==> flow/design.v <==
`timescale 1ns / 1ps
module complex_multiplier#(parameter INPUT_DATA_WIDTH = 16)
    (
        input  wire                                    i_clk,
        input  wire                                    i_rst,
        input  wire signed [INPUT_DATA_WIDTH-1:0]      i_real_h,
        input  wire signed [INPUT_DATA_WIDTH-1:0]      i_imag_h,
        input  wire signed [INPUT_DATA_WIDTH-1:0]      i_real_y,
        input  wire signed [INPUT_DATA_WIDTH-1:0]      i_imag_y,
        output reg  signed [INPUT_DATA_WIDTH*2:0]      o_real,
        output reg  signed [INPUT_DATA_WIDTH*2:0]      o_imag
    );
    reg signed [INPUT_DATA_WIDTH*2-1:0] ac;
    reg signed [INPUT_DATA_WIDTH*2-1:0] ad;
    reg signed [INPUT_DATA_WIDTH*2-1:0] cb;
    reg signed [INPUT_DATA_WIDTH*2-1:0] bd;
    always@(posedge i_clk) begin
        if(i_rst)begin
            o_real <= 0;
            o_imag <= 0;
            ac     <= 0;
            ad     <= 0;
            cb     <= 0;
            bd     <= 0;
        end         
        else begin
            ac <= i_real_h * i_real_y;
            ad <= i_real_h * i_imag_y;
            cb <= i_real_y * i_imag_h;
            bd <= i_imag_h * i_imag_y;
            o_real <= ac - bd;
            o_imag <= ad + cb;
        end
    end
endmodule
Settings: LEC_CHECK=0, ABC_AREA=1, CAP_MARGIN=35, CELL_PAD_IN_SITES_GLOBAL_PLACEMENT=3, CORE_MARGIN=2, CORE_UTILIZATION=23, CTS_CLUSTER_SIZE=64, GPL_ROUTABILITY_DRIVEN=0, HOLD_SLACK_MARGIN=-0.06, MAX_ROUTING_LAYER=met4, PLACE_DENSITY_LB_ADDON=0.22, SLEW_MARGIN=20, TNS_END_PERCENT=45; clock period 6.29 ns.
run.sh (not shown) runs the stock make flow with config.mk's settings and CLKGATE_MAP_FILE=.
Change:
==> flow/config.mk (replaced) <==
export PLATFORM = sky130hd
export DESIGN_NAME = complex_multiplier
export DESIGN_NICKNAME = complex_multiplier
export VERILOG_FILES = /design/flow/design.v
export SDC_FILE = /design/flow/constraint.sdc
export NUM_CORES = 4
export LEC_CHECK = 0
export CAP_MARGIN = 20
export CORE_MARGIN = 2
export CORE_UTILIZATION = 40
export SLEW_MARGIN = 20
==> flow/constraint.sdc (replaced) <==
create_clock -name core_clock -period 9.0 [get_ports {i_clk}]
set_input_delay 1.8000 -clock core_clock [delete_from_list [all_inputs] [get_ports {i_clk}]]
set_output_delay 1.8000 -clock core_clock [all_outputs]
set_load 0.01 [all_outputs]
Cell count shrinks by about 40%.
Via count shrinks by about 26%.
Worst setup slack gains 500 ps.
Cell area shrinks by about 24%.
Die size shrinks by about 50%.
Clock skew barely changes.
Global-route usage grows by 3.8 points.
Hold slack loses 15 ps.

---

Starts from the design.v that is shown in full above.
Settings: LEC_CHECK=0, ABC_AREA=1, CAP_MARGIN=35, CELL_PAD_IN_SITES_GLOBAL_PLACEMENT=3, CORE_MARGIN=2, CORE_UTILIZATION=23, HOLD_SLACK_MARGIN=-0.06, MAX_ROUTING_LAYER=met4, PLACE_DENSITY_LB_ADDON=0.22, SLEW_MARGIN=20, TNS_END_PERCENT=45; clock period 6.29 ns.
The starting point passed the timing, design-rule and antenna checks.
Change:
CAP_MARGIN = 20   (was 35)
CELL_PAD_IN_SITES_GLOBAL_PLACEMENT = not set   (was 3)
CORE_UTILIZATION = 72   (was 23)
HOLD_SLACK_MARGIN = not set   (was -0.06)
MAX_ROUTING_LAYER = not set   (was met4)
PLACE_DENSITY_LB_ADDON = not set   (was 0.22)
TNS_END_PERCENT = not set   (was 45)
clock period = 10.9 ns   (was 6.29 ns; I/O delays follow)
What happened:
- wire length fell by 29%
- synthesized area is unchanged
- core utilization rose by 47 points
- worst setup slack gains 2200 ps

---

// complex_multiplier: RTL as listed in full above, without the edits since
clock: 8.57 ns
lec_check: 0
abc_area: 1
cap_margin: 20
cell_pad_in_sites_detail_placement: 0
cell_pad_in_sites_global_placement: 0
core_aspect_ratio: 1.03
core_margin: 8
core_utilization: 15
cts_cluster_size: 54
gpl_routability_driven: 0
gpl_timing_driven: 0
hold_slack_margin: 0.03
min_routing_layer: met2
place_density_lb_addon: 0.11
setup_slack_margin: 0.67
slew_margin: 10
Then changed:
- ABC_AREA: 1 -> default
- CELL_PAD_IN_SITES_DETAIL_PLACEMENT: 0 -> default
- CELL_PAD_IN_SITES_GLOBAL_PLACEMENT: 0 -> default
- CORE_ASPECT_RATIO: 1.03 -> default
- CORE_MARGIN: 8 -> 2
- CORE_UTILIZATION: 15 -> 40
- CTS_CLUSTER_SIZE: 54 -> default
- GPL_ROUTABILITY_DRIVEN: 0 -> default
- GPL_TIMING_DRIVEN: 0 -> default
- HOLD_SLACK_MARGIN: 0.03 -> default
- MIN_ROUTING_LAYER: met2 -> default
- PLACE_DENSITY_LB_ADDON: 0.11 -> default
- SETUP_SLACK_MARGIN: 0.67 -> default
- SLEW_MARGIN: 10 -> 20
- clock period: 8.57 -> 5.42 ns (I/O delays scaled with it)
Now the flow completed and failed the layout checks on setup timing.
Cell area rises by 4.7%.
Final cell count falls by 37%.
Flip-flop count is unchanged.
Die area falls by 67%.
Wire length falls by 42%.
Synthesized area falls by 9.9%.
Clock-buffer cell count falls by 10.
Via count falls by 38%.
Global-route usage rises by 4.5 points.
